$ cat design/flow/config.mk
export PLATFORM = sky130hd
export DESIGN_NAME = smul_q31
export DESIGN_NICKNAME = smul_q31
export VERILOG_FILES = /design/flow/design.v
export SDC_FILE = /design/flow/constraint.sdc
export NUM_CORES = 4
export LEC_CHECK = 0
export ABC_AREA = 1
export CAP_MARGIN = 20
export CORE_ASPECT_RATIO = 0.5
export CORE_MARGIN = 6
export CORE_UTILIZATION = 51
export CTS_CLUSTER_DIAMETER = 305
export CTS_CLUSTER_SIZE = 99
export MAX_ROUTING_LAYER = met4
export PLACE_DENSITY = 0.75
export SETUP_SLACK_MARGIN = 2.82
export SLEW_MARGIN = 20
export TNS_END_PERCENT = 45
$ cat design/flow/constraint.sdc
create_clock -name core_clock -period 10.2 [get_ports {clk}]
set_input_delay 2.0400 -clock core_clock [delete_from_list [all_inputs] [get_ports {clk}]]
set_output_delay 2.0400 -clock core_clock [all_outputs]
set_load 0.01 [all_outputs]
$ cat design/flow/design.v
/*verilator lint_off MULTITOP*/
module num_rpad #(
    parameter int IN_WIDTH  = 32,
    parameter int OUT_WIDTH = 32
) (
    input  logic [ IN_WIDTH-1:0] in,
    output logic [OUT_WIDTH-1:0] out
);
  localparam int EXTEND = OUT_WIDTH - IN_WIDTH;
  assign out = {in, {EXTEND{1'b0}}};
endmodule
module num_sneg #(
    parameter int WIDTH = 32
) (
    input  logic signed [WIDTH-1:0] in,
    output logic signed [WIDTH-1:0] out
);
  assign out = -in;
endmodule
module num_sabs #(
    parameter int WIDTH = 32
) (
    input  logic signed [WIDTH-1:0] in,
    output logic signed [WIDTH-1:0] out
);
  assign out = in[WIDTH-1] ? -in : in;
endmodule
module num_min #(
    parameter int WIDTH = 32
) (
    input  logic [WIDTH-1:0] left,
    input  logic [WIDTH-1:0] right,
    output logic [WIDTH-1:0] out
);
  assign out = (left < right) ? left : right;
endmodule
module num_max #(
    parameter int WIDTH = 32
) (
    input  logic [WIDTH-1:0] left,
    input  logic [WIDTH-1:0] right,
    output logic [WIDTH-1:0] out
);
  assign out = (left > right) ? left : right;
endmodule
module num_smin #(
    parameter int WIDTH = 32
) (
    input  logic signed [WIDTH-1:0] left,
    input  logic signed [WIDTH-1:0] right,
    output logic signed [WIDTH-1:0] out
);
  assign out = (left < right) ? left : right;
endmodule
module num_smax #(
    parameter int WIDTH = 32
) (
    input  logic signed [WIDTH-1:0] left,
    input  logic signed [WIDTH-1:0] right,
    output logic signed [WIDTH-1:0] out
);
  assign out = (left > right) ? left : right;
endmodule
module num_ssignbit #(
    parameter int WIDTH = 32
) (
    input logic signed [WIDTH-1:0] in,
    output logic out
);
  assign out = in[WIDTH-1];
endmodule
module num_sadd #(
    parameter int LEFT_WIDTH = 32,
    parameter int LEFT_LSB = 0,
    parameter int RIGHT_WIDTH = 32,
    parameter int RIGHT_LSB = 0,
    parameter int OUT_WIDTH = 33
) (
    input  logic signed [ LEFT_WIDTH-1:0] left,
    input  logic signed [RIGHT_WIDTH-1:0] right,
    output logic signed [  OUT_WIDTH-1:0] out
);
  logic signed [  LEFT_LSB+LEFT_WIDTH-1:0] left_aligned;
  logic signed [RIGHT_LSB+RIGHT_WIDTH-1:0] right_aligned;
  assign left_aligned = {left, {LEFT_LSB{1'b0}}};
  assign right_aligned = {right, {RIGHT_LSB{1'b0}}};
  assign out = left_aligned + right_aligned;
endmodule
module num_smul #(
    parameter int LEFT_WIDTH = 32,
    parameter int RIGHT_WIDTH = 32,
    parameter int OUT_WIDTH = 64,
    parameter int OUT_LSB = 0
) (
    input  logic signed [ LEFT_WIDTH-1:0] left,
    input  logic signed [RIGHT_WIDTH-1:0] right,
    input  logic                          go,
    input  logic                          reset,
    input  logic                          clk,
    output logic signed [  OUT_WIDTH-1:0] out,
    output logic                          done
);
  logic [1:0] done_buffer;
  assign done = done_buffer[1];
  logic signed [       LEFT_WIDTH-1:0] left_tmp;
  logic signed [      RIGHT_WIDTH-1:0] right_tmp;
  logic signed [OUT_LSB+OUT_WIDTH-1:0] out_tmp;
  assign out = out_tmp[OUT_LSB+OUT_WIDTH-1:OUT_LSB];
  always_ff @(posedge clk) begin
    if (go) begin
      done_buffer[0] <= 1;
      done_buffer[1] <= done_buffer[0];
    end else begin
      done_buffer <= 0;
    end
  end
  always_ff @(posedge clk) begin
    if (!reset && go) begin
      left_tmp  <= left;
      right_tmp <= right;
    end else begin
      left_tmp  <= 0;
      right_tmp <= 0;
    end
  end
  always_ff @(posedge clk) begin
    if (reset) begin
      out_tmp <= 0;
    end else if (go) begin
      out_tmp <= left_tmp * right_tmp;
    end else begin
      out_tmp <= out_tmp;
    end
  end
endmodule
module smul_q31 (
    input  logic        clk,
    input  logic        reset,
    input  logic        go,
    input  logic [31:0] left,
    input  logic [31:0] right,
    output logic [31:0] out,
    output logic        done
);
  num_smul #(
      .LEFT_WIDTH (32),
      .RIGHT_WIDTH(32),
      .OUT_WIDTH  (32),
      .OUT_LSB    (31)
  ) mul (
      .left (left),
      .right(right),
      .go   (go),
      .reset(reset),
      .clk  (clk),
      .out  (out),
      .done (done)
  );
endmodule
$ cat design/flow/run.sh
#!/bin/bash
# the make line also repeats each setting of config.mk as NAME=value (left out here)
make -C /OpenROAD-flow-scripts/flow DESIGN_CONFIG=/design/flow/config.mk WORK_HOME=/design/flow/orfs CLKGATE_MAP_FILE= finish
==> run notes, run 1 <==
This note records the results obtained with Yosys and OpenROAD.

CTS
Per the CTS log, the maximum H-tree level is 3. The quantity of hold-fixing buffers added after cts is 0. The number of clock sinks came to approximately 98. The clock tree buffer depth is 2. The clock-pin transition on the worst setup and hold timing paths is 0.09 ns. The total CTS buffers is 9. The clock latency reported for the late side of the worst-skew pair is 0.45 ns. TritonCTS built the clock tree.

The tree is rooted in a sky130_fd_sc_hd__clkbuf_16.

Die
The vertical die dimension reported for this design is 212.5 um. The core box area is 0.07838 mm2. For this configuration, the core starts out at a cell density of between 50% and 60%. Per the OpenROAD floorplan log, the area of the die is between 0.08 and 0.09 mm2. According to the floorplan report, the die width is 412.9 um. The number of I/O pins is 100. The report lists the number of standard-cell rows as 72.

Routing
The number of antenna diodes in the final layout is 0. Once detail routing completed, the nets flagged for antenna violations numbered 0. In the log, the iteration count for the first detailed-route pass is 8. The DRC violations left is 0. The violation count after the first detailed-route iteration is 2898. The total routed wirelength is ~120000 um.

The overall via count from detail_route is ~33000. The routed wire length per instance is around 19 um. Per the detail_route report, vias per standard cell equal roughly 5.2.

Layout
The number of nets in the layout is ~6600. The area taken by multi-input combinational cells is reported as 0.03208 mm2. From synthesis to final layout, the design area changed by 9.215%. The number of filler instances in the final layout is around 7000. Across the whole layout, storage elements account for around 0.0021 mm2.

STA
The transition time recorded at the tightest slew-check pin is roughly 1.1 ns. The final critical delay including setup and external delays is between 7 and 8 ns. The number of pins exceeding their max-slew limit in the final report is 0. The post-route setup TNS is 0 ns. The flow reports an fmax of ~140 MHz. Setup repair after global routing could not meet its margin everywhere. The final worst hold slack is ~0.42 ns. Dividing the final minimum period by the clock period gives between 70% and 80%. In the final report, the number of hold violations comes to 0. The final setup slack of the worst path is slightly below 3 ns. The number of failing setup endpoints in the final timing report is 0. In the final run the clock tree shows a worst skew of between 0.03 and 0.04 ns. The worst-case max-slew headroom was logged as 29.83%.

Setup path
The largest single stage delay on the critical path is between 0.6 and 0.7 ns. The maximum net fanout on the critical path is 31. The endpoint of the most critical register-to-register path is mul.out_tmp[41].

The startpoint identified for the worst register-to-register timing path is mul.right_tmp[31]. Looking at the critical path, the single cell with the biggest stage delay is sky130_fd_sc_hd__fa_2. The type of the worst setup path is flip-flop to flip-flop. The critical path contains buffers and inverters numbering 4 combined. The first element of the critical path is mul.right_tmp[31].

The kind of start point of the critical path is a flip-flop. The data required time reported for the critical path is between 10 and 15 ns. The count of cell instances traversed by the critical path is 24. The endpoint type of the worst setup path is a flip-flop.

Listed in order, past its start point the critical path passes inv_1 > buf_4 > or2_2 > fa_1 > fa_1 > inv_1 > fa_1 > fa_1 > fa_1 > fa_1 > fa_2 > fa_1 > ha_2 > nand2_1 > nor2_2 > nand2_2 > nor2_2 > nand2_1 > nand2_1 > nand2_1 > nand3_1 > nand3_1 > nand2_1 > inv_1. In this design, the critical path's most frequently occurring cell is sky130_fd_sc_hd__fa_1. The slack of the worst reg-to-reg path is just under 3 ns. Logic depth along the worst register-to-register path is recorded as 24. The OpenROAD report gives the critical path a data arrival time of roughly 7.6 ns. For reference, the critical path is captured by mul.out_tmp[41]. Broken down by cell family, the worst path's largest delay share belongs to adder cells.

GRT
The global route total overflow is 0. The number of antenna violations at the first check in global routing is 2. Global routing used around 29% of the available tracks across all layers.

The first global-routing pass estimated about 190000 um of wire. The number of global-route vias before repair was ~35000. Entering global routing, the biggest net connects 66 pins.

Pwr
For the clock group, total power comes out at between 0.0004 and 0.0005 W. Per report_power, the clock group accounts for 14.6% of the total. The switching share of power is a little over half. The power dissipated in sequential cells is 0.000470 W. The share of total power dissipated in combinational logic is 68.2%.

The analysis attributes to net switching a power of approximately 0.0015 W. The worst supply voltage drop on vdd is between 0.0001 and 0.00015 V. The report lists the power per cell area as 61.30 mW/mm2. The share of total power in sequential cells is 17.1%. Power comes to about 0.0027 W.

The combinational logic power is 0.00187 W. The power report lists cell-internal power as roughly 0.0013 W. Summed over all cells, the static leakage comes to about 27 nW. The heaviest power group is combinational cells.

Synthesis
Post-synthesis, Yosys gives the total cell area as 0.04099 mm2. For this design, Yosys synthesis ends with a cell count of 5295. The instance count of the mapped netlist is 5295.

The cell type with the largest total area is sky130_fd_sc_hd__fa_1. The area fraction in and, or, nand and nor cells after synthesis is around 17%. The synthesis run shows multiplexers occupying 0% of the cell area. Summing the areas of all compound-gate instances in the mapped netlist gives roughly 1.9% of the synthesized area. After synthesis the cells add up to about 0.041 mm2.

After synthesis the netlist holds a flip-flop and latch count of ~98. The number of nets in the synthesized netlist is approximately 6600. The synthesis run identifies the leading combinational cell family as adder cells. The register area share after synthesis is 4.786%. Per the synthesis report, the number of distinct cell types is 30. The cell with the most instances after synthesis is sky130_fd_sc_hd__inv_1. Counting instances in the post-synthesis netlist gives the leading cell types as 1765 x sky130_fd_sc_hd__inv_1, 1431 x sky130_fd_sc_hd__nand2_1, 1072 x sky130_fd_sc_hd__fa_1.

The async set-or-reset flop fraction in the synthesized netlist is 0%. The main area contributors are sky130_fd_sc_hd__fa_1 52%, sky130_fd_sc_hd__inv_1 16%, sky130_fd_sc_hd__nand2_1 13%. The top cell type's share of synthesized area is ~52%.

The count of library flops with an enable pin is 0. The synthesis report lists the Yosys warning total as 1. After Yosys synthesis, XOR and XNOR cells account for less than 1% of the synthesized area. A synthesized cell averages 7.742 um2.

Summing the areas of all fa, ha and maj instances in the mapped netlist gives between 50 and 60% of the synthesized area. In the synthesized netlist the dominant register cell turns out to be sky130_fd_sc_hd__dfxtp_1.

Placement
The number of buffers inserted by port buffering is 99. At the placement stage, the worst setup path has a slack of ~1.8 ns. The weighted congestion reported at the end of routability-driven placement is 1.015. The placed wire-length estimate is between 90000 and 100000 um.

Outcome
The flow ran to the end and the layout has no timing, DRC or antenna violations.

Worst hold path
The count of cells along the worst hold path is 2. The path with the worst hold slack has its endpoint at mul.done_buffer[1]. The path class of the tightest hold or removal check is flip-flop to flip-flop.

The beginning of the worst hold path is mul.done_buffer[0].

Job
The warning total across the stage logs is 28. The max-capacitance violation count is 0.
through the flow:
step	utilization (%)	instance area (um2)	cells
after floorplan	-	40990	5295
after global placement	54.84	42980	6285
after detailed placement	54.84	42980	6285
after CTS	55.54	43530	6313
after global routing	57.12	44770	6358
final	57.12	44770	6358
timing repair:
action | in CTS | in global routing
gates cloned | 0 | 4
setup buffers | 12 | 41
pin swaps | 3 | 17
gates resized | 73 | 212
setup endpoints to repair | 32 | 30
final cells by class:
class	instances	area share (%)
clock buffer	10	0.5338
inverter	1766	14.85
sequential	98	4.656
multi-input combinational	3222	71.66
clock inverter	6	0.1118
tap	1036	2.895
timing repair buffer	220	5.299
layer usage:
metal	GRT usage (%)	routed length [um]	vias to the layer above
met3	6.985	12990	243
met4	8.036	4099	0
met1	37.91	48860	16580
met2	44.58	55200	1590
met5	-	0	-
li1	-	-	14460
==> run 2: changes to the inputs <==
ABC_AREA = 0   (was 1)
CAP_MARGIN = 10   (was 20)
CELL_PAD_IN_SITES_DETAIL_PLACEMENT = 1   (was default)
CELL_PAD_IN_SITES_GLOBAL_PLACEMENT = 3   (was default)
CORE_ASPECT_RATIO = default   (was 0.5)
CORE_UTILIZATION = 37   (was 51)
CTS_CLUSTER_DIAMETER = default   (was 305)
CTS_CLUSTER_SIZE = 52   (was 99)
GPL_ROUTABILITY_DRIVEN = 1   (was default)
HOLD_SLACK_MARGIN = 0.15   (was default)
MAX_ROUTING_LAYER = default   (was met4)
PLACE_DENSITY = default   (was 0.75)
PLACE_DENSITY_LB_ADDON = 0.05   (was default)
SETUP_SLACK_MARGIN = 2.5   (was 2.82)
SLEW_MARGIN = 40   (was 20)
TNS_END_PERCENT = default   (was 45)
clock period = 8.0 ns   (was 10.2 ns; I/O delays follow)
==> run notes, run 2 <==
This note records the results obtained with Yosys and OpenROAD.

Worst hold path
The path type of the worst min-delay path is flip-flop to flip-flop. Hold analysis lists the worst path endpoint as mul.done_buffer[1]. STA lists the startpoint of the worst hold path as mul.done_buffer[0]. The count of cells along the worst hold path came to 1 (-1).

Setup path
The required time of the worst setup path is 8.30 ns (-2.22 ns). The slack of the worst reg-to-reg path is 0.43 ns (-2.47 ns). The data arrival time of the critical path is 7.87 ns (+0.24 ns). The count of cell instances traversed by the critical path is 27 (+13%). The kind of start point of the critical path is a flip-flop. The cell depth of the worst flop-to-flop path is 27 (+13%). The worst setup path is of the flip-flop to flip-flop kind.

Per STA, the library cell used most along the worst path is sky130_fd_sc_hd__fa_1. The endpoint identified for the worst register-to-register timing path is mul.out_tmp[60]. The highest-delay cell along the critical path is sky130_fd_sc_hd__fa_1. The first element of the critical path is mul.right_tmp[5].

For the worst reg-to-reg path, the startpoint reported by OpenROAD is mul.right_tmp[5]. For reference, the critical path is captured by mul.out_tmp[60]. The count of buffer and inverter cells on the critical path is 8 (+4). The worst stage delay on the critical path is 0.55 ns (-0.07 ns). The endpoint type of the worst setup path is a flip-flop. The maximum net fanout on the critical path is 5 (-84%). The kind of cell with the highest combined delay along the critical path is adder cells.

Synthesis
The cell type with the largest total area is sky130_fd_sc_hd__fa_1. The commonest cells after synthesis are 1072 x sky130_fd_sc_hd__fa_1, 969 x sky130_fd_sc_hd__inv_1, 590 x sky130_fd_sc_hd__and2_1. The mux contribution to synthesized area is 0.4426% (+0.44 points). The total of flip-flops plus latches after synthesis is 98 (unchanged).

The number of distinct library cells after synthesis came to 68 (+130%). The area fraction in xor and xnor cells was 0.9113% (+0.68 points). The top cell type's share of synthesized area is 55.82% (+3.5 points). For this run the top cell type by instance count after synthesis was sky130_fd_sc_hd__fa_1. The synthesized-area fraction occupied by adder cells is 61.61% (+3.8 points). The async set-or-reset flop fraction in the synthesized netlist is 0% (unchanged).

The netlist area before placement is 0.03845 mm2 (-6.2%). The instance count of the mapped netlist came to 4030 (-24%). The number of cell instances after yosys synthesis is 4030 (-24%). The area fraction in and, or, nand and nor cells after synthesis is 17.00% (-0.17 points). The synthesis report names the predominant flop master as sky130_fd_sc_hd__dfxtp_1. The synthesized area per cell came to 9.540 um2 (+23%).

The synthesis report lists the most area-consuming cells as sky130_fd_sc_hd__fa_1 56%, sky130_fd_sc_hd__and2_1 9.6%, sky130_fd_sc_hd__inv_1 9.5%. The count of library flops with an enable pin is 0 (unchanged). The net count after synthesis is 5347 (-19%).

The register area share after synthesis was 5.103% (+0.32 points). The dominant combinational cell family by area after synthesis is adder cells. The fraction of the mapped netlist area in compound gates was 3.372% (+1.4 points).

The yosys-reported design area after synthesis is 0.03845 mm2 (-6.2%). The total of warnings raised by yosys is 1 (unchanged).

Pwr
The internal power came to 0.001974 W (+53%). The heaviest power group is combinational cells. The proportion of power drawn by combinational gates is 69.3% (+1.1 points).

The leakage power came to 22.02 nW (-18%). The power dissipated in sequential cells is 0.000601 W (+28%). The power per standard cell area was 83.54 mW/mm2 (+36%).

The fraction of power consumed by the clock network is 14.9% (+0.3 points). The clock group total power came to 0.000568 W (+42%). The combinational logic power is 0.00264 W (+41%). The switching power is 0.001830 W (+26%).

The switching share of power is 48.11% (-4.8 points). The worst supply voltage drop on vdd is 0.0001018 V (-2.4%). The share of total power in sequential cells is 15.8% (-1.3 points).

Placement
The number of buffers inserted by port buffering is 99 (unchanged). The placed wire-length estimate was 104000 um (+5.2%). The total instance count after detailed placement came to 5485 (-13%).

The weighted congestion reported at the end of routability-driven placement is 0.8453 (-17%). The pre-CTS setup slack is 0.05947 ns (-1.779 ns). The post-placement cell area is 0.04299 mm2 (about the same).

CTS
The clock-pin transition on the worst setup and hold timing paths is 0.11 ns (+0.02 ns). The level count of the clock H-tree came to 3 (unchanged). The clock latency reported for the late side of the worst-skew pair is 0.44 ns (about the same).

The total CTS buffers is 9 (unchanged). The clock tree from TritonCTS is yes. The clock tree buffer depth is 2 (unchanged). The number of clock sinks is 98 (unchanged). CTS placed an instance of sky130_fd_sc_hd__clkbuf_16 at the clock tree root.

STA
The number of failing hold endpoints at the final stage is 0 (unchanged). The number of pins exceeding their max-slew limit in the final report was 0 (unchanged). The final worst-path cycle share is 94.65% (+23 points). The final worst hold slack is 0.4526 ns (+0.02825 ns). The final setup slack of the worst path was 0.4282 ns (-2.466 ns). The headroom to the max-slew limit was 53.39% (+24 points). The slew of the pin with the lowest slew margin came to 0.6979 ns (-0.3547 ns). The final critical delay including setup and external delays was 7.572 ns (+0.2656 ns).

The worst clock skew is 0.03819 ns (+0.007355 ns). Setup repair after global routing could not meet its margin everywhere. The number of failing setup endpoints in the final timing report is 0 (unchanged).

The post-route setup TNS came to 0 ns (unchanged). The achievable clock frequency was 132.1 MHz (-3.5%).

Routing
The DRC violations left was 0 (unchanged). The total routed wirelength is 128000 um (+5.6%). The routed wire length per instance is 22.82 um (+20%).

The remaining antenna violation count after routing was 0 (unchanged). The routed via count divided by cell count is 4.808 (-7.0%). The violation count after the first detailed-route iteration is 833 (-71%). The overall via count from detail_route is 26960 (-18%).

The first-pass iteration count of the detailed router is 4 (-4).

Layout
The storage element area is 0.002079 mm2 (-0.24%). The post-synthesis to final-layout area growth is 18.45%. The number of filler instances in the final layout was 11420 (+62%). The combinational gate area was 0.03330 mm2 (+3.8%).

The number of nets in the layout is 5550 (-16%). The post-layout instance area is 0.04554 mm2 (+1.7%). The count of non-filler cells in the finished layout was 5608 (-12%).

Die
The die footprint is 0.1118 mm2 (+27%). The die span in x is 334.3 um (-19%). The number of I/O pins is 100 (unchanged). The vertical die dimension came to 334.3 um (+57%). The total number of placement rows is 117 (+63%). The core box area is 0.1023 mm2 (+31%). The initial core utilization was 37.57% (-15 points).

GRT
The global-route usage over all layers came to 23.64% (-5.0 points). The pin count of the biggest net entering global routing is 51 (-23%). The global route total overflow is 0 (unchanged). The first-pass GRT wire length is 198700 um (+4.7%). The number of antenna violations at the first check in global routing is 12 (+10). The number of global-route vias before repair is 32110 (-8.4%).

Job
The max-capacitance violation count came to 0 (unchanged). The warning total across the stage logs was 29 (+3.6%).

Outcome
The run finished with no timing, DRC or antenna violations.
[run 2: stage by stage]
stage,util [%],total power (W)
final,44.50,0.003805
after global routing,44.50,0.004089
after CTS,43.79,0.003806
after detailed placement,42.01,0.003044
after global placement,42.01,0.003029
after floorplan,-,0.002070
[run 2: metal layers]
| layer | track usage (%) | part of all wire, % | vias to the layer above |
|---|---|---|---|
| li1 | - | - | 11910 |
| met1 | 28.97 | 40 | 14590 |
| met2 | 43.74 | 54 | 324 |
| met5 | 0 | 0 | - |
| met4 | 7.958 | 3.9 | 0 |
| met3 | 2.124 | 2.3 | 141 |
[run 2: cell type report]
| type | instances | share of cell area, % |
|---|---|---|
| Antenna cell | 3 | 0.01649 |
| Clock buffer | 9 | 0.4946 |
| Clock inverter | 6 | 0.1594 |
| Inverter | 969 | 8.004 |
| Multi-Input combinational cell | 2749 | 73.13 |
| Sequential cell | 98 | 4.566 |
| Tap cell | 1368 | 3.759 |
| Timing Repair Buffer | 406 | 9.875 |
[run 2: what timing repair did]
action                                  CTS  global route
gates cloned                              8             0
hold buffers                              0             0
gates resized                           160            84
endpoints found under the setup margin   32            32
pin swaps                                52            72
setup buffers                            68            28
==> run 3: changes to the inputs <==
ABC_AREA = default   (was 0)
CAP_MARGIN = 30   (was 10)
CELL_PAD_IN_SITES_DETAIL_PLACEMENT = default   (was 1)
CELL_PAD_IN_SITES_GLOBAL_PLACEMENT = default   (was 3)
CORE_MARGIN = 2   (was 6)
CORE_UTILIZATION = 72   (was 37)
CTS_CLUSTER_DIAMETER = 334   (was default)
CTS_CLUSTER_SIZE = 38   (was 52)
GPL_ROUTABILITY_DRIVEN = default   (was 1)
HOLD_SLACK_MARGIN = 0.29   (was 0.15)
PLACE_DENSITY_LB_ADDON = 0.0   (was 0.05)
SETUP_SLACK_MARGIN = 1.1   (was 2.5)
SLEW_MARGIN = 20   (was 40)
clock period = 7.37 ns   (was 8.0 ns; I/O delays follow)
==> run notes, run 3 <==
This note records the results obtained with Yosys and OpenROAD.

Outcome
The flow ran to the end, but the layout failed its checks. The layout checks failed on setup timing.

Placement
The placed wire-length estimate is 92020 um (-12%). The total instance count after detailed placement came to 4948 (-9.8%). The number of buffers inserted by port buffering was 99 (unchanged). The weighted congestion reported at the end of routability-driven placement is 0.9733 (+15%). The pre-CTS setup slack was -0.3940 ns (-0.4535 ns).

Pwr
The proportion of power drawn by combinational gates is 71.1% (+1.8 points). The worst supply voltage drop on vdd was 0.0001673 V (+64%). The fraction of power consumed by the clock network is 13.8% (-1.1 points).

The power per standard cell area is 92.41 mW/mm2 (+11%). The leakage power is 22.75 nW (+3.3%). The heaviest power group is combinational cells. The share of total power in sequential cells is 15.1% (-0.7 points). The power dissipated in sequential cells came to 0.000639 W (+6.3%).

The internal power is 0.002210 W (+12%). The combinational logic power is 0.00301 W (+14%). The clock group total power is 0.000584 W (+3%). The switching share of power is 47.82% (-0.29 points).

The switching power is 0.002025 W (+11%).

Die
The total number of placement rows came to 84 (-28%). The number of I/O pins came to 100 (unchanged). The vertical die dimension came to 235.1 um (-30%).

The die footprint was 0.05526 mm2 (-51%). The core box area came to 0.05266 mm2 (-49%). The initial core utilization was 73.01% (+35 points). The die span in x is 235.1 um (-30%).

Synthesis
The top cell type's share of synthesized area is 55.82% (unchanged). The total of warnings raised by yosys is 1 (unchanged). The synthesized-area fraction occupied by adder cells is 61.61% (unchanged). The dominant synthesized flop cell is sky130_fd_sc_hd__dfxtp_1. The instance count of the mapped netlist is 4030 (unchanged). The total of flip-flops plus latches after synthesis is 98 (unchanged).

The dominant combinational cell family by area after synthesis is adder cells. The netlist area before placement is 0.03845 mm2 (unchanged). The cell type with the largest total area is sky130_fd_sc_hd__fa_1.

The net count after synthesis came to 5347 (unchanged). The synthesized area per cell is 9.540 um2 (unchanged). The async set-or-reset flop fraction in the synthesized netlist is 0% (unchanged). The register area share after synthesis is 5.103% (unchanged).

The number of cell instances after yosys synthesis is 4030 (unchanged). The mux contribution to synthesized area is 0.4426% (unchanged). The count of library flops with an enable pin is 0 (unchanged). The fraction of the mapped netlist area in compound gates is 3.372% (unchanged). The number of distinct library cells after synthesis is 68 (unchanged). By count the netlist is led by 1072 x sky130_fd_sc_hd__fa_1, 969 x sky130_fd_sc_hd__inv_1, 590 x sky130_fd_sc_hd__and2_1. The area fraction in xor and xnor cells is 0.9113% (unchanged). For reference, the top cells by area after synthesis are sky130_fd_sc_hd__fa_1 56%, sky130_fd_sc_hd__and2_1 9.6%, sky130_fd_sc_hd__inv_1 9.5%. The cell with the most instances after synthesis is sky130_fd_sc_hd__fa_1. The area fraction in and, or, nand and nor cells after synthesis is 17.00% (unchanged).

The yosys-reported design area after synthesis came to 0.03845 mm2 (unchanged).

Job
The max-capacitance violation count came to 0 (unchanged). The warning total across the stage logs is 29 (unchanged).

Layout
The post-synthesis to final-layout area growth is 19.22%. The number of nets in the layout is 5689 (+2.5%). The final design utilization is 87.04% (+43 points). The count of non-filler cells in the finished layout is 5067 (-9.6%). The storage element area was 0.002063 mm2 (-0.78%). The combinational gate area is 0.03332 mm2 (about the same). The number of filler instances in the final layout is 2626 (-77%).

GRT
The first-pass GRT wire length was 186400 um (-6.2%). The number of antenna violations at the first check in global routing is 3 (-9). The global route total overflow was 0 (unchanged).

The number of global-route vias before repair is 34940 (+8.8%). The pin count of the biggest net entering global routing is 51 (unchanged). The global-route usage over all layers is 44.75% (+21 points).

Setup path
The critical path is of the flip-flop to flip-flop type. Among cell families on the critical path, the largest total delay comes from adder cells. The cell depth of the worst flop-to-flop path is 25 (-7.4%). In this design, the critical path's most frequently occurring cell is sky130_fd_sc_hd__fa_1. The end point of the critical path is mul.out_tmp[60]. The data arrival time of the critical path came to 8.02 ns (+0.15 ns). Per the timing report, the most critical flop-to-flop path originates at mul.right_tmp[5]. The required time of the worst setup path was 7.67 ns (-0.63 ns).

The slack of the worst reg-to-reg path was -0.35 ns (-0.78 ns). The maximum net fanout on the critical path is 6 (+1). The worst stage delay on the critical path was 0.64 ns (+0.09 ns). Per the STA report, the cell with the highest stage delay on the worst path is sky130_fd_sc_hd__fa_1. The count of cell instances traversed by the critical path is 25 (-7.4%). In this run the worst setup path begins at mul.right_tmp[5]. The capture point of the worst register-to-register path is recorded as mul.out_tmp[60]. STA classifies the critical path startpoint as a flip-flop.

The endpoint type of the worst setup path is a flip-flop. The count of buffer and inverter cells on the critical path is 6 (-2).

STA
The final critical delay including setup and external delays is 7.717 ns (+0.1451 ns). The slew of the pin with the lowest slew margin came to 0.7137 ns (+0.01584 ns). The headroom to the max-slew limit is 52.33% (-1.1 points). The number of failing setup endpoints in the final timing report is 25 (+25). The achievable clock frequency is 129.6 MHz (-1.9%).

The final setup slack of the worst path was -0.3469 ns (-0.7751 ns). The worst clock skew is 0.03061 ns (-0.007579 ns). The number of failing hold endpoints at the final stage came to 0 (unchanged). The number of pins exceeding their max-slew limit in the final report is 0 (unchanged). The final worst-path cycle share came to 104.7% (+10 points).

Setup repair after global routing could not meet its margin everywhere.

Routing
The DRC violations left is 0 (unchanged). The routed via count divided by cell count is 6.037 (+26%). The violation count after the first detailed-route iteration is 2932 (+250%). The remaining antenna violation count after routing is 0 (unchanged).

The first-pass iteration count of the detailed router is 7 (+3). The routed wire length per instance is 24.12 um (+5.7%). The overall via count from detail_route is 30590 (+13%). The total routed wirelength was 122200 um (-4.5%).

CTS
The total CTS buffers was 9 (unchanged). The clock root buffer master is sky130_fd_sc_hd__clkbuf_16. The quantity of hold-fixing buffers added after cts is 0 (unchanged). TritonCTS built the clock tree. The clock-pin transition on the worst setup and hold timing paths is 0.11 ns (about the same). The clock tree buffer depth is 2 (unchanged). The level count of the clock H-tree is 3 (unchanged). The number of clock sinks is 98 (unchanged). The clock latency reported for the late side of the worst-skew pair is 0.44 ns (about the same).

Worst hold path
Looking at hold timing, the worst path starts from mul.done_buffer[0]. STA shows the worst min-delay path finishing at mul.done_buffer[1]. The count of cells along the worst hold path is 1 (unchanged). The tightest min-delay check is of the flip-flop to flip-flop type.
==> run 3: cell type report <==
class	instances	area share, %
antenna	2	0.01092
timing repair buffer	545	12.31
multi-input combinational	2749	72.69
clock buffer	9	0.4914
clock inverter	7	0.1774
sequential	98	4.502
tap	688	1.878
inverter	969	7.944
==> run 3: repair_timing <==
item,in CTS,in global routing
pin swaps,144,76
resized,223,96
cloned,3,3
buffers inserted,44,51
endpoints found under the setup margin,32,32
==> run 3: per-stage QoR <==
stage | cell area [um2] | hold slack (ns) | total power, W | TNS (ns)
after floorplan | 39550 | 0.4119 | 0.002233 | -0.5147
final | 45830 | 0.4596 | 0.004235 | -4.547
after CTS | 44950 | 0.4567 | 0.004020 | -0.6612
after global routing | 45830 | 0.4849 | 0.004460 | -8.090
after detailed placement | 43390 | 0.4343 | 0.003247 | -3.040
after global placement | 43390 | 0.4177 | 0.003155 | -1.201
==> run 3: metal layers <==
layer | up-vias | track usage [%] | wire length, um
met3 | 864 | 8.717 | 11690
li1 | 12230 | - | -
met5 | - | 0 | 23
met2 | 2084 | 75.52 | 60250
met4 | 4 | 33.89 | 12940
met1 | 15410 | 50.58 | 37300
==> run 4: changes to the inputs <==
CAP_MARGIN = 20   (was 30)
CORE_UTILIZATION = 59   (was 72)
CTS_CLUSTER_DIAMETER = default   (was 334)
CTS_CLUSTER_SIZE = default   (was 38)
HOLD_SLACK_MARGIN = default   (was 0.29)
PLACE_DENSITY_LB_ADDON = default   (was 0.0)
SETUP_SLACK_MARGIN = 1.57   (was 1.1)
clock period = 5.94 ns   (was 7.37 ns; I/O delays follow)
==> run notes, run 4 <==
This note records the results obtained with Yosys and OpenROAD.

Outcome
The run finished, with violations left. The report lists the violated layout checks as setup timing.

Pwr
The fraction of power consumed by the clock network is 14.5% (+0.7 points). The share of total power in sequential cells is 14.8% (-0.3 points). The clock group total power was 0.000775 W (+33%). The internal power is 0.002860 W (+29%).

The switching share of power is 46.37% (-1.4 points). The combinational logic power is 0.00377 W (+25%). The proportion of power drawn by combinational gates is 70.7% (-0.4 points). The worst supply voltage drop on vdd is 0.0001604 V (-4.1%). The power per standard cell area is 113.5 mW/mm2 (+23%). The power dissipated in sequential cells was 0.000789 W (+23%). The heaviest power group is combinational cells. The post-layout total power was 0.005334 W (+26%). The switching power came to 0.002473 W (+22%).

The leakage power was 23.38 nW (+2.8%).

Worst hold path
The worst min-delay path endpoint is mul.done_buffer[1]. The path type of the worst min-delay path is flip-flop to flip-flop. The count of cells along the worst hold path is 1 (unchanged). The beginning of the worst hold path is mul.done_buffer[0].

STA
The final worst hold slack is 0.4495 ns (-0.01013 ns). The final setup slack of the worst path is -1.645 ns (-1.298 ns). The achievable clock frequency was 131.8 MHz (+1.7%). Setup repair after global routing could not meet its margin everywhere. The final worst-path cycle share is 127.7% (+23 points). The number of pins exceeding their max-slew limit in the final report is 0 (unchanged). The headroom to the max-slew limit was 39.89% (-12 points). The final critical delay including setup and external delays is 7.585 ns (-0.1318 ns). The slew of the pin with the lowest slew margin is 0.9016 ns (+0.1879 ns).

The worst clock skew is 0.02468 ns (-0.005935 ns). The number of failing hold endpoints at the final stage came to 0 (unchanged). The post-route setup TNS is -42.41 ns (-37.86 ns).

The number of failing setup endpoints in the final timing report is 32 (+28%).

Synthesis
The yosys-reported design area after synthesis is 0.03845 mm2 (unchanged). The netlist area before placement is 0.03845 mm2 (unchanged). The mux contribution to synthesized area was 0.4426% (unchanged).

The fraction of the mapped netlist area in compound gates is 3.372% (unchanged). The number of distinct library cells after synthesis is 68 (unchanged). The synthesis run shows the most used standard cells to be 1072 x sky130_fd_sc_hd__fa_1, 969 x sky130_fd_sc_hd__inv_1, 590 x sky130_fd_sc_hd__and2_1. The area fraction in and, or, nand and nor cells after synthesis is 17.00% (unchanged). The synthesized area per cell was 9.540 um2 (unchanged).

The async set-or-reset flop fraction in the synthesized netlist is 0% (unchanged). The instance count of the mapped netlist was 4030 (unchanged). The synthesis run identifies the leading combinational cell family as adder cells. The dominant synthesized flop cell is sky130_fd_sc_hd__dfxtp_1. The register area share after synthesis is 5.103% (unchanged).

The net count after synthesis is 5347 (unchanged). The area fraction in xor and xnor cells is 0.9113% (unchanged). The total of flip-flops plus latches after synthesis is 98 (unchanged). The synthesized-area fraction occupied by adder cells is 61.61% (unchanged). The number of cell instances after yosys synthesis was 4030 (unchanged). Summed over all instances, the cell type with the most area after synthesis is sky130_fd_sc_hd__fa_1. For this run the top cell type by instance count after synthesis was sky130_fd_sc_hd__fa_1. The count of library flops with an enable pin came to 0 (unchanged). By area the synthesized netlist is led by sky130_fd_sc_hd__fa_1 56%, sky130_fd_sc_hd__and2_1 9.6%, sky130_fd_sc_hd__inv_1 9.5%. The total of warnings raised by yosys came to 1 (unchanged). The top cell type's share of synthesized area is 55.82% (unchanged).

Layout
The post-layout instance area came to 0.04701 mm2 (+2.6%). The combinational gate area is 0.03337 mm2 (+0.17%). The storage element area was 0.002073 mm2 (+0.49%). The post-synthesis to final-layout area growth is 22.27%.

The number of nets in the layout is 5794 (+1.8%). The number of filler instances in the final layout is 4769 (+82%).

GRT
The first-pass GRT wire length was 183000 um (-1.9%). The met2 capacity usage during global routing is 64.46% (-11 points). The pin count of the biggest net entering global routing is 68 (+33%).

The global-route usage over all layers is 36.30% (-8.5 points). The global route total overflow is 0 (unchanged). The number of antenna violations at the first check in global routing came to 5 (+2).

The busiest layer in global routing is met2. The number of global-route vias before repair is 33160 (-5.1%). The routing usage on met1 is 42.51% (-8.1 points). The global routing usage on met3 came to 5.321% (-3.4 points).

Routing
The overall via count from detail_route was 28960 (-5.3%). The violation count after the first detailed-route iteration is 1729 (-41%). The routed wire length per instance is 21.59 um (-10%).

The DRC violations left was 0 (unchanged). The first-pass iteration count of the detailed router is 8 (+1). The total routed wirelength is 115300 um (-5.7%). The remaining antenna violation count after routing is 0 (unchanged). The routed via count divided by cell count came to 5.424 (-10%).

CTS
The clock-pin transition on the worst setup and hold timing paths came to 0.11 ns (about the same). The clock tree from TritonCTS is yes. The number of clock sinks is 98 (unchanged). The clock tree buffer depth came to 2 (unchanged). The level count of the clock H-tree is 3 (unchanged). The tree is rooted in a sky130_fd_sc_hd__clkbuf_16. The total CTS buffers is 9 (unchanged). The clock latency reported for the late side of the worst-skew pair is 0.43 ns (about the same). The quantity of hold-fixing buffers added after cts is 0 (unchanged).

Setup path
The count of buffer and inverter cells on the critical path was 7 (+1). The data arrival time of the critical path was 7.89 ns (-0.13 ns). In this run the critical path is formed by buf_8 > clkbuf_16 > and2_4 > fa_1 > inv_2 > fa_1 > inv_2 > fa_2 > buf_4 > fa_1 > fa_1 > fa_1 > inv_1 > fa_1 > inv_2 > fa_1 > ha_4 > a21o_1 > a21o_1 > or4_4 > o221ai_4 > o21ai_2 > nor4b_4 > or4_1. The maximum net fanout on the critical path was 10 (+4).

The end point of the critical path is mul.out_tmp[60]. The worst setup path is captured at a flip-flop. The worst setup path is of the flip-flop to flip-flop kind.

The timing report attributes the biggest portion of critical-path delay to adder cells. The first element of the critical path is mul.left_tmp[31]. The required time of the worst setup path was 6.25 ns (-1.42 ns).

The highest-delay cell along the critical path is sky130_fd_sc_hd__fa_1. The slack of the worst reg-to-reg path is -1.65 ns (-1.30 ns). The worst stage delay on the critical path is 0.60 ns (-0.04 ns).

The count of cell instances traversed by the critical path came to 24 (-4.0%). The kind of start point of the critical path is a flip-flop. The endpoint of the most critical register-to-register path is mul.out_tmp[60]. Counting stages on the worst path, the most repeated cell is sky130_fd_sc_hd__fa_1.

The cell depth of the worst flop-to-flop path is 24 (-4.0%). The beginning of the worst register-to-register path is mul.left_tmp[31].

Placement
The placed wire-length estimate is 95850 um (+4.2%). The number of buffers inserted by port buffering is 99 (unchanged). The pre-CTS setup slack is -1.800 ns (-1.406 ns). The weighted congestion reported at the end of routability-driven placement is 0.9373 (-3.7%).

The post-placement cell area was 0.04454 mm2 (+2.7%).

Die
The core box area was 0.06446 mm2 (+22%). The initial core utilization is 59.64% (-13 points). The number of I/O pins is 100 (unchanged). The vertical die dimension is 259.3 um (+10%). The total number of placement rows is 93 (+11%). The die span in x is 259.3 um (+10%). The die footprint is 0.06722 mm2 (+22%).

Job
The warning total across the stage logs came to 31 (+6.9%). The max-capacitance violation count is 0 (unchanged).
run 4: final cells by class:
class / instances / share of cell area, %
multi-input cells: 2749 / 70.99
repair buffers: 650 / 13.88
inverters: 969 / 7.751
flip-flops and latches: 98 / 4.410
well taps: 855 / 2.276
clock buffers: 9 / 0.4791
clock inverters: 7 / 0.1996
diodes: 2 / 0.01065
run 4: metrics by stage:
step | std cells | utilization [%]
4_1_cts | 5312 | 71.99
2_1_floorplan | 4030 | -
6_report | 5339 | 72.92
5_1_grt | 5337 | 72.91
3_3_place_gp | 5223 | 69.09
3_5_place_dp | 5223 | 69.09
run 4: what timing repair did:
action,4_1_cts,5_1_grt
buffers inserted,67,23
gates cloned,6,2
pin swaps,91,79
resized,208,81
endpoints found under the setup margin,32,32
run 4: metal layers:
metal	routed length [um]	part of all wire, %	vias up
li1	-	-	12410
met1	41620	36	15260
met2	60490	52	964
met3	6161	5.3	315
met4	6960	6.0	8
met5	57	0.049	-
==> run 5: changes to the inputs <==
ABC_AREA = 1   (was default)
CAP_MARGIN = 5   (was 20)
CORE_MARGIN = 3   (was 2)
CORE_UTILIZATION = 56   (was 59)
CTS_CLUSTER_SIZE = 66   (was default)
GPL_TIMING_DRIVEN = 0   (was default)
MAX_ROUTING_LAYER = met4   (was default)
PLACE_DENSITY_LB_ADDON = 0.16   (was default)
SETUP_SLACK_MARGIN = default   (was 1.57)
clock period = 11.0 ns   (was 5.94 ns; I/O delays follow)
==> run notes, run 5 <==
This note records the results obtained with Yosys and OpenROAD.

Outcome
The run finished with no timing, DRC or antenna violations.

Pwr
The clock group total power is 0.000390 W (-50%). The post-layout total power is 0.002593 W (-51%). The proportion of power drawn by combinational gates is 68.5% (-2.2 points). Per report_power, the top consumer among the power groups is combinational cells. The switching power is 0.001469 W (-41%). The combinational logic power was 0.00178 W (-53%). The leakage power is 26.38 nW (+13%).

The power dissipated in sequential cells is 0.000425 W (-46%). The fraction of power consumed by the clock network is 15.1% (+0.6 points). The worst supply voltage drop on vdd came to 0.00006942 V (-57%). The share of total power in sequential cells is 16.4% (+1.6 points). The internal power came to 0.001124 W (-61%). The switching share of power was 56.64% (+10 points). The power per standard cell area is 59.57 mW/mm2 (-47%).

Synthesis
The instance count of the mapped netlist came to 5295 (+31%). The total of flip-flops plus latches after synthesis is 98 (unchanged). The netlist area before placement came to 0.04099 mm2 (+6.6%).

The net count after synthesis came to 6612 (+24%). The number of distinct library cells after synthesis is 30 (-56%). The synthesis run shows the most used standard cells to be 1765 x sky130_fd_sc_hd__inv_1, 1431 x sky130_fd_sc_hd__nand2_1, 1072 x sky130_fd_sc_hd__fa_1. The synthesized-area fraction occupied by adder cells is 57.78% (-3.8 points). The main area contributors are sky130_fd_sc_hd__fa_1 52%, sky130_fd_sc_hd__inv_1 16%, sky130_fd_sc_hd__nand2_1 13%. The cell with the most instances after synthesis is sky130_fd_sc_hd__inv_1. The mux contribution to synthesized area came to 0% (-0.44 points). The area fraction in and, or, nand and nor cells after synthesis is 17.18% (+0.17 points).

The fraction of the mapped netlist area in compound gates was 1.932% (-1.4 points). The area fraction in xor and xnor cells was 0.2350% (-0.68 points). The yosys-reported design area after synthesis is 0.04099 mm2 (+6.6%). The total of warnings raised by yosys is 1 (unchanged). The top cell type's share of synthesized area came to 52.35% (-3.5 points). The async set-or-reset flop fraction in the synthesized netlist was 0% (unchanged).

The synthesized area per cell is 7.742 um2 (-19%). The number of cell instances after yosys synthesis was 5295 (+31%). The register area share after synthesis is 4.786% (-0.32 points). The dominant combinational cell family by area after synthesis is adder cells. The cell type with the largest total area is sky130_fd_sc_hd__fa_1. The count of library flops with an enable pin is 0 (unchanged). Per the synth stats, the flop cell with the highest instance count is sky130_fd_sc_hd__dfxtp_1.

Layout
The number of filler instances in the final layout is 6648 (+39%). The storage element area is 0.001962 mm2 (-5.4%). The number of nets in the layout is 6723 (+16%). The post-synthesis to final-layout area growth is 6.184%. The combinational gate area came to 0.03162 mm2 (-5.2%). The count of non-filler cells in the finished layout is 6365 (+19%).

Setup path
The count of cell instances traversed by the critical path was 27 (+13%). The beginning of the worst register-to-register path is mul.left_tmp[31]. The required time of the worst setup path came to 11.29 ns (+5.04 ns). The cell depth of the worst flop-to-flop path is 27 (+13%). The maximum net fanout on the critical path was 10 (unchanged).

The kind of start point of the critical path is a flip-flop. The worst stage delay on the critical path is 0.96 ns (+0.36 ns). The endpoint type of the worst setup path is a flip-flop. The most used cell along the critical path is sky130_fd_sc_hd__fa_1.

The highest-delay cell along the critical path is sky130_fd_sc_hd__fa_1. The end point of the critical path is mul.out_tmp[62]. The first element of the critical path is mul.left_tmp[31]. The endpoint of the most critical register-to-register path is mul.out_tmp[62].

The count of buffer and inverter cells on the critical path is 8 (+1). The cell type group with the largest total delay on the critical path is adder cells. The slack of the worst reg-to-reg path is 1.41 ns (+3.05 ns). The data arrival time of the critical path was 9.89 ns (+2.00 ns).

Looking at the setup timing report, the critical path kind is flip-flop to flip-flop.

STA
Setup repair after global routing left no endpoint under its margin. The final worst-path cycle share is 87.20% (-40 points). The final critical delay including setup and external delays is 9.592 ns (+2.006 ns). The worst clock skew was 0.01728 ns (-0.007394 ns). The number of failing setup endpoints in the final timing report was 0 (-100%). The post-route setup TNS is 0 ns (+42.41 ns).

The number of pins exceeding their max-slew limit in the final report is 0 (unchanged). The number of failing hold endpoints at the final stage came to 0 (unchanged). The headroom to the max-slew limit is 11.87% (-28 points). The slew of the pin with the lowest slew margin came to 1.322 ns (+0.4203 ns). The achievable clock frequency is 104.3 MHz (-21%).

Die
The total number of placement rows is 98 (+5.4%). The number of I/O pins is 100 (unchanged). The die footprint was 0.07649 mm2 (+14%).

The die span in x is 276.6 um (+6.7%). The initial core utilization is 56.95% (-2.7 points). The vertical die dimension is 276.6 um (+6.7%). The core box area came to 0.07198 mm2 (+12%).

CTS
The clock-pin transition on the worst setup and hold timing paths is 0.10 ns (about the same). The number of clock sinks is 98 (unchanged). The clock tree from TritonCTS is yes.

The number of cells upsized or downsized after cts was 0 (-100%). The quantity of hold-fixing buffers added after cts was 0 (unchanged). The total CTS buffers came to 9 (unchanged).

The clock tree buffer depth was 2 (unchanged). The post-CTS setup repair buffer count is 0 (-100%). The clock root buffer master is sky130_fd_sc_hd__clkbuf_16. The level count of the clock H-tree is 3 (unchanged).

The clock latency reported for the late side of the worst-skew pair is 0.44 ns (about the same).

Worst hold path
The path with the worst hold slack has its endpoint at mul.done_buffer[1]. The worst hold path begins at mul.done_buffer[0]. In this run the worst hold path is classified as flip-flop to flip-flop. The count of cells along the worst hold path was 2 (+1).

Placement
The number of buffers inserted by port buffering is 99 (unchanged). The placed wire-length estimate is 139500 um (+46%). The total instance count after detailed placement was 6345 (+21%). The weighted congestion reported at the end of routability-driven placement is 1.094 (+17%).

GRT
The number of global-route vias before repair came to 36330 (+9.6%). The first-pass GRT wire length came to 240600 um (+31%). The pin count of the biggest net entering global routing is 22 (-68%). The number of antenna violations at the first check in global routing is 3 (-2). The global route total overflow is 0 (unchanged). The global-route usage over all layers is 45.72% (+9.4 points).

Job
The max-capacitance violation count was 0 (unchanged). The warning total across the stage logs is 26 (-16%).

Routing
The DRC violations left is 0 (unchanged). The overall via count from detail_route is 33960 (+17%). The first-pass iteration count of the detailed router is 6 (-2). The remaining antenna violation count after routing is 0 (unchanged). The total routed wirelength is 163600 um (+42%). The routed via count divided by cell count came to 5.335 (-1.7%). The violation count after the first detailed-route iteration came to 3234 (+87%). The routed wire length per instance is 25.70 um (+19%).
==> run 5: cell type report <==
class                      instances  area share [%]
clock buffer                       9          0.5174
timing repair buffer             100           2.323
buffer                           209           1.845
multi-input combinational       3222           72.64
tap                              950           2.731
clock inverter                     7          0.1811
antenna                            4         0.02300
sequential                        98           4.507
inverter                        1766           15.23
==> run 5: routing by layer <==
layer  track usage [%]  up-vias  share of wire, %
met4             34.37        0                10
met1             52.01    16670                34
met2             67.03     2080                43
met3             15.34      555                12
li1                  -    14650                 -
met5                 -        -                 0
==> run 5: stage by stage <==
| stage | hold WS [ns] | setup slack, ns | util [%] | area, um2 |
|---|---|---|---|---|
| after floorplan | 0.3905 | 3.690 | - | 40990 |
| after global placement | 0.3973 | 1.192 | 59.98 | 43170 |
| after detailed placement | 0.4023 | 1.387 | 60.03 | 43210 |
| after CTS | 0.4307 | 1.324 | 60.45 | 43510 |
| after global routing | 0.4495 | 1.119 | 60.48 | 43530 |
| final | 0.4254 | 1.408 | 60.48 | 43530 |
==> run 6: changes to the inputs <==
ABC_AREA = default   (was 1)
CAP_MARGIN = 20   (was 5)
CORE_MARGIN = 2   (was 3)
CORE_UTILIZATION = 70   (was 56)
CTS_CLUSTER_SIZE = 38   (was 66)
GPL_TIMING_DRIVEN = default   (was 0)
MAX_ROUTING_LAYER = default   (was met4)
PLACE_DENSITY_LB_ADDON = default   (was 0.16)
SETUP_SLACK_MARGIN = 2.5   (was default)
clock period = 4.68 ns   (was 11.0 ns; I/O delays follow)
==> run notes, run 6 <==
This note records the results obtained with Yosys and OpenROAD.

Routing
The DRC violations left is 0 (unchanged). The routed via count divided by cell count is 5.860 (+9.8%). The routed wire length per instance is 22.76 um (-11%). The first-pass iteration count of the detailed router was 8 (+2). The total routed wirelength was 117500 um (-28%).

The overall via count from detail_route came to 30250 (-11%). The remaining antenna violation count after routing is 0 (unchanged). The violation count after the first detailed-route iteration came to 2336 (-28%).

STA
Setup repair after global routing could not meet its margin everywhere. The number of failing hold endpoints at the final stage is 0 (unchanged). The final critical delay including setup and external delays is 7.519 ns (-2.073 ns). The final worst hold slack is 0.4415 ns (+0.01619 ns). The final setup slack of the worst path was -2.839 ns (-4.247 ns). The worst clock skew was 0.03505 ns (+0.01777 ns). The headroom to the max-slew limit came to 59.14% (+47 points). The final worst-path cycle share is 160.7% (+73 points). The slew of the pin with the lowest slew margin is 0.6114 ns (-0.7105 ns). The number of failing setup endpoints in the final timing report is 32 (+32). The achievable clock frequency was 133.0 MHz (+28%). The number of pins exceeding their max-slew limit in the final report was 0 (unchanged).

Pwr
The clock group total power is 0.000935 W (+140%). The share of total power in sequential cells is 15.0% (-1.4 points). The combinational logic power is 0.00477 W (+170%). The internal power is 0.003574 W (+220%). The fraction of power consumed by the clock network came to 13.9% (-1.2 points). The switching share of power is 46.77% (-9.9 points). The post-layout total power is 0.006714 W (+160%).

The switching power is 0.003141 W (+110%). The power dissipated in sequential cells is 0.00101 W (+140%). The proportion of power drawn by combinational gates came to 71.1% (+2.6 points). The power per standard cell area is 144.4 mW/mm2 (+140%).

The leakage power is 23.31 nW (-12%). The worst supply voltage drop on vdd is 0.0002400 V (+250%). The heaviest power group is combinational cells.

GRT
The global route total overflow was 0 (unchanged). The global routing usage on met3 came to 8.723% (-6.6 points). The first-pass GRT wire length is 181300 um (-25%). The global-route usage over all layers was 42.48% (-3.2 points).

The met2 capacity usage during global routing is 72.50% (+5.5 points). The number of global-route vias before repair is 34560 (-4.9%). The routing usage on met1 is 47.93% (-4.1 points). The busiest layer in global routing is met2. The pin count of the biggest net entering global routing is 51 (+130%). The number of antenna violations at the first check in global routing came to 3 (unchanged).

Synthesis
The cell with the most instances after synthesis is sky130_fd_sc_hd__fa_1. The area fraction in and, or, nand and nor cells after synthesis is 17.00% (-0.17 points). The register area share after synthesis is 5.103% (+0.32 points).

The number of distinct library cells after synthesis was 68 (+130%). For reference, the top logic cell family by area is adder cells. The mux contribution to synthesized area came to 0.4426% (+0.44 points). In the synthesized netlist, the cells that appear most often are 1072 x sky130_fd_sc_hd__fa_1, 969 x sky130_fd_sc_hd__inv_1, 590 x sky130_fd_sc_hd__and2_1.

The total of flip-flops plus latches after synthesis is 98 (unchanged). The top cell type's share of synthesized area is 55.82% (+3.5 points). The netlist area before placement is 0.03845 mm2 (-6.2%). The async set-or-reset flop fraction in the synthesized netlist is 0% (unchanged). The number of cell instances after yosys synthesis is 4030 (-24%). The synthesized-area fraction occupied by adder cells came to 61.61% (+3.8 points). The synthesized area per cell came to 9.540 um2 (+23%). By area the synthesized netlist is led by sky130_fd_sc_hd__fa_1 56%, sky130_fd_sc_hd__and2_1 9.6%, sky130_fd_sc_hd__inv_1 9.5%.

The cell type with the largest total area is sky130_fd_sc_hd__fa_1. The count of library flops with an enable pin is 0 (unchanged). The total of warnings raised by yosys was 1 (unchanged). The area fraction in xor and xnor cells is 0.9113% (+0.68 points). The fraction of the mapped netlist area in compound gates is 3.372% (+1.4 points).

The yosys-reported design area after synthesis was 0.03845 mm2 (-6.2%). The dominant synthesized flop cell is sky130_fd_sc_hd__dfxtp_1. The net count after synthesis is 5347 (-19%). The instance count of the mapped netlist is 4030 (-24%).

Setup path
The critical path in this run is classified as flip-flop to flip-flop. The first element of the critical path is mul.left_tmp[8]. The cell depth of the worst flop-to-flop path is 21 (-22%).

The worst stage delay on the critical path is 0.65 ns (-0.31 ns). The beginning of the worst register-to-register path is mul.left_tmp[8]. The required time of the worst setup path is 4.97 ns (-6.32 ns). The end point of the critical path is mul.out_tmp[60]. The maximum net fanout on the critical path is 6 (-4). Listed in order, past its start point the critical path passes buf_6 > and2_4 > fa_1 > inv_2 > fa_1 > inv_2 > fa_1 > fa_2 > fa_2 > fa_1 > fa_1 > fa_1 > ha_4 > nand4_1 > a2111oi_4 > a31oi_4 > o21ai_4 > o221ai_4 > o21ai_2 > nor4_2 > or4_1. The endpoint of the most critical register-to-register path is mul.out_tmp[60]. The count of cell instances traversed by the critical path is 21 (-22%). Among all stages on the critical path, the largest delay is contributed by sky130_fd_sc_hd__fa_2. The count of buffer and inverter cells on the critical path is 3 (-5). The kind of start point of the critical path is a flip-flop. The worst setup path is captured at a flip-flop. Per STA, the worst path accumulates the most delay in the family adder cells. The slack of the worst reg-to-reg path is -2.84 ns (-4.25 ns).

The most used cell along the critical path is sky130_fd_sc_hd__fa_1. The data arrival time of the critical path is 7.81 ns (-2.08 ns).

Placement
The post-placement cell area is 0.04430 mm2 (+2.5%). The placed wire-length estimate is 93460 um (-33%). The weighted congestion reported at the end of routability-driven placement was 0.9752 (-11%). The number of buffers inserted by port buffering came to 99 (unchanged). The pre-CTS setup slack is -3.013 ns (-4.400 ns).

CTS
CTS placed an instance of sky130_fd_sc_hd__clkbuf_16 at the clock tree root. The clock tree buffer depth was 2 (unchanged). The level count of the clock H-tree is 3 (unchanged). The total CTS buffers is 9 (unchanged). TritonCTS built the clock tree. The clock latency reported for the late side of the worst-skew pair came to 0.43 ns (about the same). The clock-pin transition on the worst setup and hold timing paths is 0.11 ns (about the same).

The quantity of hold-fixing buffers added after cts is 0 (unchanged). The number of clock sinks is 98 (unchanged).

Die
The die span in x was 238.4 um (-14%). The total number of placement rows is 85 (-13%). The vertical die dimension was 238.4 um (-14%). The initial core utilization is 71.16% (+14 points). The core box area is 0.05403 mm2 (-25%). The number of I/O pins came to 100 (unchanged). The die footprint is 0.05681 mm2 (-26%).

Layout
The post-layout instance area is 0.04651 mm2 (+6.9%). Relative to the synthesized area, the layout overhead comes to 20.98%. The number of filler instances in the final layout is 2844 (-57%). The final design utilization is 86.09% (+26 points). The number of nets in the layout came to 5776 (-14%).

Worst hold path
The count of cells along the worst hold path is 1 (-1). Looking at hold timing, the worst path starts from mul.done_buffer[0]. In the hold report, the worst path ends at mul.done_buffer[1].

The path type of the worst min-delay path is flip-flop to flip-flop.

Outcome
The run finished, with violations left. The checks that failed were setup timing.

Job
The max-capacitance violation count is 0 (unchanged). The warning total across the stage logs is 31 (+19%).
run 6: cell type report:
class,instances,area (um2),area share [%]
antenna,2,5.005,0.01076
clock buffer,10,239.0,0.5138
inverter,969,3641,7.828
sequential,98,2086,4.484
tap,696,870.8,1.872
timing repair buffer,632,6200,13.33
multi-input combinational,2749,33390,71.78
clock inverter,6,83.83,0.1802
run 6: repair_timing:
item,4_1_cts,5_1_grt
setup buffers,32,39
pin swaps,50,123
resized,189,153
gates cloned,0,6
setup endpoints to repair,65,32
run 6: metal layers:
layer	part of all wire, %	vias to the layer above
met2	50	1779
met4	8.8	2
met5	0.013	-
met1	32	15420
li1	-	12380
met3	9.5	663
run 6: metrics by stage:
stage	TNS (ns)	cells
2_1_floorplan	-63.43	4030
3_3_place_gp	-81.62	5067
3_5_place_dp	-85.58	5067
4_1_cts	-79.81	5115
5_1_grt	-89.87	5160
6_report	-83.61	5162
==> run 7: changes to the inputs <==
CORE_ASPECT_RATIO = 1.11   (was default)
CORE_UTILIZATION = 36   (was 70)
CTS_CLUSTER_SIZE = 47   (was 38)
PLACE_DENSITY_LB_ADDON = 0.1   (was default)
SETUP_SLACK_MARGIN = -0.26   (was 2.5)
SLEW_MARGIN = 35   (was 20)
TNS_END_PERCENT = 5   (was default)
clock period = 9.16 ns   (was 4.68 ns; I/O delays follow)
==> run notes, run 7 <==
This note records the results obtained with Yosys and OpenROAD.

Outcome
The flow ran to the end and the layout has no timing, DRC or antenna violations.

Pwr
The power dissipated in sequential cells is 0.000564 W (-44%). The proportion of power drawn by combinational gates is 61.9% (-9.2 points). The share of total power in sequential cells is 20.1% (+5.1 points). The leakage power is 20.60 nW (-12%).

The clock group total power came to 0.000504 W (-46%). The internal power is 0.001412 W (-61%). The switching power is 0.001392 W (-56%). The fraction of power consumed by the clock network is 18.0% (+4.1 points).

The power per standard cell area was 67.27 mW/mm2 (-53%). The switching share of power is 49.65% (+2.9 points). In the power breakdown, the biggest contributor is combinational cells. The worst supply voltage drop on vdd is 0.0001020 V (-57%). The combinational logic power was 0.00174 W (-64%).

Die
The initial core utilization came to 36.24% (-35 points). The die footprint is 0.1094 mm2 (+93%). The number of I/O pins is 100 (unchanged). The core box area is 0.1061 mm2 (+96%). The die span in x was 314.2 um (+32%). The total number of placement rows is 126 (+48%). The vertical die dimension is 348.3 um (+46%).

Synthesis
By area the synthesized netlist is led by sky130_fd_sc_hd__fa_1 56%, sky130_fd_sc_hd__and2_1 9.6%, sky130_fd_sc_hd__inv_1 9.5%. The synthesized area per cell came to 9.540 um2 (unchanged). The total of warnings raised by yosys was 1 (unchanged). The dominant synthesized flop cell is sky130_fd_sc_hd__dfxtp_1.

The top cell type's share of synthesized area came to 55.82% (unchanged). The cell with the most instances after synthesis is sky130_fd_sc_hd__fa_1. The synthesized-area fraction occupied by adder cells is 61.61% (unchanged).

The total of flip-flops plus latches after synthesis came to 98 (unchanged). The area fraction in and, or, nand and nor cells after synthesis is 17.00% (unchanged). The dominant combinational cell family by area after synthesis is adder cells. The cell type with the largest total area is sky130_fd_sc_hd__fa_1. The yosys-reported design area after synthesis is 0.03845 mm2 (unchanged). The net count after synthesis is 5347 (unchanged). The number of distinct library cells after synthesis was 68 (unchanged). The number of cell instances after yosys synthesis came to 4030 (unchanged).

The register area share after synthesis is 5.103% (unchanged). The netlist area before placement is 0.03845 mm2 (unchanged). The instance count of the mapped netlist is 4030 (unchanged). The count of library flops with an enable pin is 0 (unchanged). Counting instances in the post-synthesis netlist gives the leading cell types as 1072 x sky130_fd_sc_hd__fa_1, 969 x sky130_fd_sc_hd__inv_1, 590 x sky130_fd_sc_hd__and2_1.

The fraction of the mapped netlist area in compound gates is 3.372% (unchanged). The area fraction in xor and xnor cells is 0.9113% (unchanged). The mux contribution to synthesized area is 0.4426% (unchanged). The async set-or-reset flop fraction in the synthesized netlist came to 0% (unchanged).

GRT
The number of global-route vias before repair is 29950 (-13%). The number of antenna violations at the first check in global routing came to 6 (+3). The global route total overflow is 0 (unchanged). The pin count of the biggest net entering global routing came to 51 (unchanged). The global-route usage over all layers is 21.90% (-21 points). The first-pass GRT wire length is 178100 um (-1.8%).

Setup path
The count of buffer and inverter cells on the critical path is 6 (+3). The worst register-to-register path begins at mul.right_tmp[4]. The data arrival time of the critical path was 8.65 ns (+0.84 ns).

The end point of the critical path is mul.out_tmp[60]. The worst stage delay on the critical path is 0.76 ns (+0.11 ns). The count of cell instances traversed by the critical path is 25 (+19%). The cell depth of the worst flop-to-flop path is 25 (+19%). The required time of the worst setup path is 9.48 ns (+4.51 ns).

The kind of start point of the critical path is a flip-flop. For the worst reg-to-reg path, the endpoint reported by OpenROAD is mul.out_tmp[60]. The endpoint type of the worst setup path is a flip-flop. The first element of the critical path is mul.right_tmp[4].

The critical path's slowest stage uses the library cell sky130_fd_sc_hd__dfxtp_1. The slack of the worst reg-to-reg path is 0.84 ns (+3.68 ns). The setup path with the least slack is of type flip-flop to flip-flop. The maximum net fanout on the critical path is 17 (+11). The cell type group with the largest total delay on the critical path is adder cells. In this design, the critical path's most frequently occurring cell is sky130_fd_sc_hd__fa_1.

STA
The headroom to the max-slew limit is 36.28% (-23 points). The final worst hold slack is 0.4316 ns (-0.009979 ns). The final setup slack of the worst path came to 0.8369 ns (+3.676 ns). The final worst-path cycle share is 90.86% (-70 points).

The slew of the pin with the lowest slew margin was 0.9558 ns (+0.3443 ns). The number of failing hold endpoints at the final stage is 0 (unchanged). The number of pins exceeding their max-slew limit in the final report is 0 (unchanged).

The post-route setup TNS was 0 ns (+83.61 ns). The number of failing setup endpoints in the final timing report was 0 (-100%). The worst clock skew came to 0.03621 ns (+0.001161 ns).

Setup repair after global routing left no endpoint under its margin. The final critical delay including setup and external delays is 8.323 ns (+0.8041 ns). The achievable clock frequency is 120.1 MHz (-9.7%).

CTS
The number of clock sinks is 98 (unchanged). The level count of the clock H-tree was 3 (unchanged). The number of cells upsized or downsized after cts is 0 (-100%). The clock latency reported for the late side of the worst-skew pair is 0.45 ns (+0.02 ns). CTS placed an instance of sky130_fd_sc_hd__clkbuf_16 at the clock tree root. The clock tree buffer depth came to 2 (unchanged). The post-CTS setup repair buffer count is 0 (-100%). The quantity of hold-fixing buffers added after cts was 0 (unchanged). The total CTS buffers is 9 (unchanged). The clock-pin transition on the worst setup and hold timing paths is 0.12 ns (about the same). The clock tree from TritonCTS is yes.

Job
The warning total across the stage logs came to 26 (-16%). The max-capacitance violation count is 0 (unchanged).

Layout
The count of non-filler cells in the finished layout is 5453 (+5.6%). The number of filler instances in the final layout is 10850 (+280%). Per the run report, area growth between synthesis and finish was 8.403%. The number of nets in the layout is 5357 (-7.3%).

Placement
The pre-CTS setup slack is 0.6496 ns (+3.662 ns). The placed wire-length estimate came to 95190 um (+1.9%). The total instance count after detailed placement is 5437 (+7.3%).

The number of buffers inserted by port buffering is 99 (unchanged). The weighted congestion reported at the end of routability-driven placement is 0.8285 (-15%).

Routing
The routed wire length per instance is 20.83 um (-8.5%). The DRC violations left is 0 (unchanged). The total routed wirelength is 113600 um (-3.3%). The overall via count from detail_route is 25900 (-14%). The routed via count divided by cell count is 4.750 (-19%). The violation count after the first detailed-route iteration is 921 (-61%). The remaining antenna violation count after routing is 0 (unchanged). The number of antenna repair diodes is 0 (-2).

The first-pass iteration count of the detailed router was 5 (-3).

Worst hold path
The beginning of the worst hold path is mul.done_buffer[0]. The path with the worst hold slack has its endpoint at mul.done_buffer[1]. Checking hold timing, the worst path is listed with class flip-flop to flip-flop.

The count of cells along the worst hold path is 1 (unchanged).
==> run 7: area by class of cell <==
| type | count | area [um2] | share of cell area [%] |
|---|---|---|---|
| multi-input combinational | 2749 | 32050 | 76.90 |
| inverter | 969 | 3637 | 8.727 |
| sequential | 98 | 1982 | 4.755 |
| timing repair buffer | 213 | 1924 | 4.617 |
| tap | 1408 | 1762 | 4.227 |
| clock buffer | 10 | 239.0 | 0.5734 |
| clock inverter | 6 | 82.58 | 0.1981 |
==> run 7: per-layer routing <==
metal | part of all wire [%] | vias up | global-route usage [%]
met3 | 2.5 | 143 | 2.127
met2 | 56 | 377 | 42.08
met5 | 0.0097 | - | 0
li1 | - | 11530 | -
met4 | 4.0 | 2 | 8.027
met1 | 38 | 13850 | 24.80
==> run 7: through the flow <==
step	total power [W]	cell area [um2]	util, %
2_1_floorplan	0.001652	38450	-
3_3_place_gp	0.002350	41340	38.97
3_5_place_dp	0.002350	41350	38.98
4_1_cts	0.002893	41670	39.28
5_1_grt	0.003067	41680	39.28
6_report	0.002804	41680	39.28
Power is estimated from default activity; no workload was simulated.
